// BobTop
module BobTop (
	clock,
	reset,
	rx,
	runway_override,
	emergency_override,
	tx,
	framing_error,
	runway_active,
	emergency,
	receiving,
	sending
);
Size in the first run: ~300 flip-flops, about 15000 um2 of cells after synthesis.
Settings: LEC_CHECK=0, ABC_AREA=1, CAP_MARGIN=20, CELL_PAD_IN_SITES_DETAIL_PLACEMENT=0, CELL_PAD_IN_SITES_GLOBAL_PLACEMENT=0, CORE_MARGIN=4, CORE_UTILIZATION=39, CTS_CLUSTER_DIAMETER=359, GPL_TIMING_DRIVEN=1, HOLD_SLACK_MARGIN=0.21, MAX_ROUTING_LAYER=met4, PLACE_DENSITY_LB_ADDON=0.19, SETUP_SLACK_MARGIN=1.33, SLEW_MARGIN=20, TNS_END_PERCENT=30; clock period 14.4 ns.
run.sh (not shown) runs the stock make flow with config.mk's settings and CLKGATE_MAP_FILE=.
The baseline passed the timing, DRC and antenna checks.
Edit:
ABC_AREA = default   (was 1)
CELL_PAD_IN_SITES_DETAIL_PLACEMENT = default   (was 0)
CELL_PAD_IN_SITES_GLOBAL_PLACEMENT = default   (was 0)
CORE_MARGIN = 2   (was 4)
CORE_UTILIZATION = 63   (was 39)
CTS_CLUSTER_DIAMETER = default   (was 359)
GPL_TIMING_DRIVEN = default   (was 1)
HOLD_SLACK_MARGIN = default   (was 0.21)
MAX_ROUTING_LAYER = default   (was met4)
PLACE_DENSITY_LB_ADDON = default   (was 0.19)
SETUP_SLACK_MARGIN = default   (was 1.33)
TNS_END_PERCENT = default   (was 30)
clock period = 50.7 ns   (was 14.4 ns; I/O delays follow)
The changed run produced a clean layout.
Global-route usage climbs by 8.3 points.
Via count drops by 14%.
Clock skew drops by 0.0074 ns.
Wire length drops by 14%.
Clock-buffer cell count climbs by 5.
Critical path depth climbs by 1.
Core utilization climbs by 27 points.
Synthesized area drops by 1.8%.
Total power drops by 66%.
Sequential share of layout area climbs by 1.1 points.
Cell area drops by 2.6%.
Edit:
CORE_UTILIZATION = 66   (was 63)
CTS_CLUSTER_DIAMETER = 28   (was default)
HOLD_SLACK_MARGIN = -0.08   (was default)
TNS_END_PERCENT = 5   (was default)
clock period = 28.5 ns   (was 50.7 ns; I/O delays follow)
What happened:
- final area grows by 6.2%
- clock-buffer cell count climbs by 27
- wire length increases by 4.6%
- final cell count rose by about 1.5%
- worst hold slack stays flat
- flip-flop count stays the same
- power goes up by 120%
- combinational power climbs by about 80%
- worst setup slack degrades by 13 ns
Edit:
CORE_UTILIZATION = 45   (was 66)
CTS_CLUSTER_DIAMETER = default   (was 28)
HOLD_SLACK_MARGIN = default   (was -0.08)
SETUP_SLACK_MARGIN = 4.72   (was default)
TNS_END_PERCENT = default   (was 5)
clock period = 17.7 ns   (was 28.5 ns; I/O delays follow)
The changed run produced a clean layout.
Global-route usage drops by 8.9 points.
Core utilization drops by 27 points.
Synthesized area is unchanged.
Wire length drops by 0.99%.
Final cell count climbs by 5.3%.
Flip-flop count does not change.
Combinational power climbs by 59%.

* * *

BobTop again, from the RTL that the note above started with.
Settings: LEC_CHECK=0, CAP_MARGIN=30, CELL_PAD_IN_SITES_DETAIL_PLACEMENT=2, CORE_MARGIN=4, CORE_UTILIZATION=28, GPL_TIMING_DRIVEN=0, HOLD_SLACK_MARGIN=0.01, MAX_ROUTING_LAYER=met4, PLACE_DENSITY=0.83, SLEW_MARGIN=25; clock period 19.5 ns.
The starting point finished with timing, DRC and antenna clean.
Rerun with:
CAP_MARGIN = 20   (was 30)
CELL_PAD_IN_SITES_DETAIL_PLACEMENT = not set   (was 2)
CORE_MARGIN = 2   (was 4)
CORE_UTILIZATION = 45   (was 28)
GPL_TIMING_DRIVEN = not set   (was 0)
HOLD_SLACK_MARGIN = not set   (was 0.01)
MAX_ROUTING_LAYER = not set   (was met4)
PLACE_DENSITY = not set   (was 0.83)
SLEW_MARGIN = 20   (was 25)
clock period = 19.1 ns   (was 19.5 ns; I/O delays follow)
Effect:
- global-route usage decreases by 3.8 points
- flip-flop count does not change
- clock skew decreases by 0.014 ns
- clock-buffer cell count increases by 3
- wire length decreases by 50%
- synthesized area is unchanged
Rerun with:
ABC_AREA = 1   (was not set)
CORE_UTILIZATION = 72   (was 45)
CTS_CLUSTER_DIAMETER = 151   (was not set)
SETUP_SLACK_MARGIN = 2.91   (was not set)
clock period = 9.82 ns   (was 19.1 ns; I/O delays follow)
What happened: The new run produced a clean layout; routed wire length went up by 7.9%; design area went down by 1.5%; non-clock buffer count went down by 3; sequential share of layout area went up by 0.66 points; area after synthesis went up by 1.8%; power went up by 51%; cell count went up by 12%; global-route usage went up by 13 points.
Rerun with:
CAP_MARGIN = 0   (was 20)
CORE_ASPECT_RATIO = 0.91   (was not set)
CTS_CLUSTER_DIAMETER = not set   (was 151)
CTS_CLUSTER_SIZE = 14   (was not set)
PLACE_DENSITY_LB_ADDON = 0.14   (was not set)
SETUP_SLACK_MARGIN = 2.8   (was 2.91)
After rerunning: Critical path depth is unchanged; area after synthesis stays the same; clock-buffer cell count is lower by 5; setup slack gets worse by 0.13 ns.
Rerun with:
CORE_ASPECT_RATIO = not set   (was 0.91)
PLACE_DENSITY_LB_ADDON = 0.15   (was 0.14)
SETUP_SLACK_MARGIN = 2.89   (was 2.8)
=> First-iteration DRC count decreases by 17%. Global-route usage decreases by 0.76 points. Flip-flop count is unchanged.

* * *

== build 80 ==
BobTop again, from the RTL that the note above started with.
==> flow/config.mk <==
export PLATFORM = sky130hd
export DESIGN_NAME = BobTop
export DESIGN_NICKNAME = BobTop
export VERILOG_FILES = /design/flow/design.v
export SDC_FILE = /design/flow/constraint.sdc
export NUM_CORES = 4
export LEC_CHECK = 0
export CAP_MARGIN = 20
export CORE_MARGIN = 2
export CORE_UTILIZATION = 65
export CTS_CLUSTER_DIAMETER = 28
export HOLD_SLACK_MARGIN = -0.08
export SLEW_MARGIN = 20
export TNS_END_PERCENT = 5
==> flow/constraint.sdc <==
create_clock -name core_clock -period 29.7 [get_ports {clock}]
set_input_delay 5.9400 -clock core_clock [delete_from_list [all_inputs] [get_ports {clock}]]
set_output_delay 5.9400 -clock core_clock [all_outputs]
set_load 0.01 [all_outputs]
Build 80 | status: complete | timing, DRC, antenna: pass
Relative to build 80, the following input files were edited for build 50:
- removing CTS_CLUSTER_DIAMETER (formerly 28)
- removing TNS_END_PERCENT (formerly 5)
- changing CORE_UTILIZATION from 65 to 45
- removing HOLD_SLACK_MARGIN (formerly -0.08)
- changing the clock period (ns, I/O delays scaled along) from 29.7 to 17.7
Changes observed in build 50 relative to build 80: finished layout cell area -about 7%, part of the power in combinational logic +6.7 points, worst hold slack -0.0047 ns.
When build 50 is measured against build 80, its setup slack turns out 7.16 ns lower.
Wire length on met3 in build 50 is 29% lower than in build 80
Build 80 ended up with the clock network as its largest power group; build 50 ended up with registers.
Core utilization was lower in the run labelled build 50.
Setup changes, build 50 to build 12
- an added CTS_CLUSTER_DIAMETER of 151
- a change of CORE_UTILIZATION from 45 to 72
- a change of the clock period (ns, I/O delays scaled along) from 17.7 to 11.8
==> results <==
- Between build 50 and build 12, minimum hold slack increased.
- From build 50 to build 12 the numbers moved as follows: total number of multi-input combinational cells flat, final worst clock skew +0.011 ns, routed wire length now sits lower.
- Taking build 50 as the reference, in build 12 wire length of the first global-routing pass lost 1.9%; data arrival at the endpoint of the critical path lost 1.16 ns; routed length on met1 dropped about 13%; largest vdd supply drop shows an increase of 170%.
- Of build 50 and build 12, the lower power density over the cells belongs to build 50.
- Build 12 — first-iteration DRC count 36% higher, build 50 as reference
### build 12 -> build 18
- a deleted CTS_CLUSTER_DIAMETER that had been 151
- a change of CORE_UTILIZATION from 72 to 27
- a change of the clock period (ns, I/O delays scaled along) from 11.8 to 17.7
Results
- Build 18: PASS, flow complete, no timing, DRC or antenna violations
- On final-stage net count, build 12 and build 18 are basically level.
- Share of the clock period used by the worst path after layout in build 18 vs build 12: down 4.8 points
- Of build 12 and build 18, build 12 shows the higher number of vias in the routed layout, with build 18 below it.

* * *

== run 1 ==
Starting RTL as in the previous note.
export LEC_CHECK = 0
export ABC_AREA = 0
export CAP_MARGIN = 20
export CELL_PAD_IN_SITES_DETAIL_PLACEMENT = 0
export CORE_MARGIN = 6
export CORE_UTILIZATION = 50
export GPL_ROUTABILITY_DRIVEN = 1
export MAX_ROUTING_LAYER = met5
export MIN_ROUTING_LAYER = met1
export PLACE_DENSITY = 0.83
export SETUP_SLACK_MARGIN = 5.0
export SLEW_MARGIN = 0
create_clock -name core_clock -period 29.1 [get_ports {clock}]
Run 1 completed every stage of the flow, and the final layout passed the timing, DRC and antenna checks.
Inputs modified between run 1 and run 2:
- a change of CORE_UTILIZATION from 50 to 63
- an added CTS_CLUSTER_SIZE of 97
- a change of CORE_MARGIN from 6 to 2
- a change of SLEW_MARGIN from 0 to 20
- a deleted GPL_ROUTABILITY_DRIVEN that had been 1
- a deleted ABC_AREA that had been 0
- a deleted MAX_ROUTING_LAYER that had been met5
- a deleted CELL_PAD_IN_SITES_DETAIL_PLACEMENT that had been 0
- a change of SETUP_SLACK_MARGIN from 5.0 to 1.99
- a deleted MIN_ROUTING_LAYER that had been met1
- a deleted PLACE_DENSITY that had been 0.83
- a change of the clock period (ns, I/O delays scaled along) from 29.1 to 28.7
Results
- On post-route total power: between run 1 and run 2, it ends up lower for run 1.
- Diff run 1 -> run 2 | total placed instance area | decrease of 0.53%
- From run 2 to run 1, number of antenna violations at the first check in global routing did not move at all.
- Looking at run 1 and run 2, the number of instances in the synthesized netlist is a wash.
- Between run 2 and run 1, the post-route clock period utilization does not differ in any meaningful way.
- On run 2: HPWL after detailed placement is 2.8% higher than what run 1 gave.
[inputs] run 3 vs run 2
- PLACE_DENSITY_LB_ADDON newly set to 0.01
- SETUP_SLACK_MARGIN removed (was 1.99)
- ABC_AREA newly set to 1
- CTS_CLUSTER_SIZE removed (was 97)
- CTS_CLUSTER_DIAMETER newly set to 263
- CORE_UTILIZATION changed from 63 to 71
- the clock period (ns, I/O delays scaled along) changed from 28.7 to 13.5
[summary]
Area share of fa/ha/maj cells after synthesis: run 2 vs run 3 — no meaningful difference. Xor/xnor share of the synthesized area | run 3 below run 2. Looking at global routing met1 resource utilization, run 3 sits 7.5 points higher than run 2 does.
The following lists how run 4 was set up differently from run 3:
- clearing PLACE_DENSITY_LB_ADDON, which used to be 0.01
- clearing CTS_CLUSTER_DIAMETER, which used to be 263
- clearing ABC_AREA, which used to be 1
- swapping 71 for 45 in CORE_UTILIZATION
- swapping 13.5 for 40.0 in the clock period (ns, I/O delays scaled along)
==> comparison <==
In summary, run 4 completed successfully, with a layout that passed the timing, DRC and antenna checks.
In run 4 the arrival time reported for the critical path endpoint turned out 5650 ps higher than in run 3.
Taking run 3 as the reference, in run 4 total routed wirelength has decreased, sequential logic power has decreased, clock latency of the later-clocked register in the worst-skew pair has decreased, synthesized cell count has decreased.
Taking run 3 as the reference, in run 4 post-synth tally of flip-flops with integrated enable roughly the same; maximum number of pins on one net before global-route repair down 5; wire length on met2 went down by about 12%.
Run 4 vs run 3: wire length of the first global-routing pass down
When run 4 is set beside run 3, its critical path depth turns out to be 1 larger.
Power is estimated from default activity; no workload was simulated.
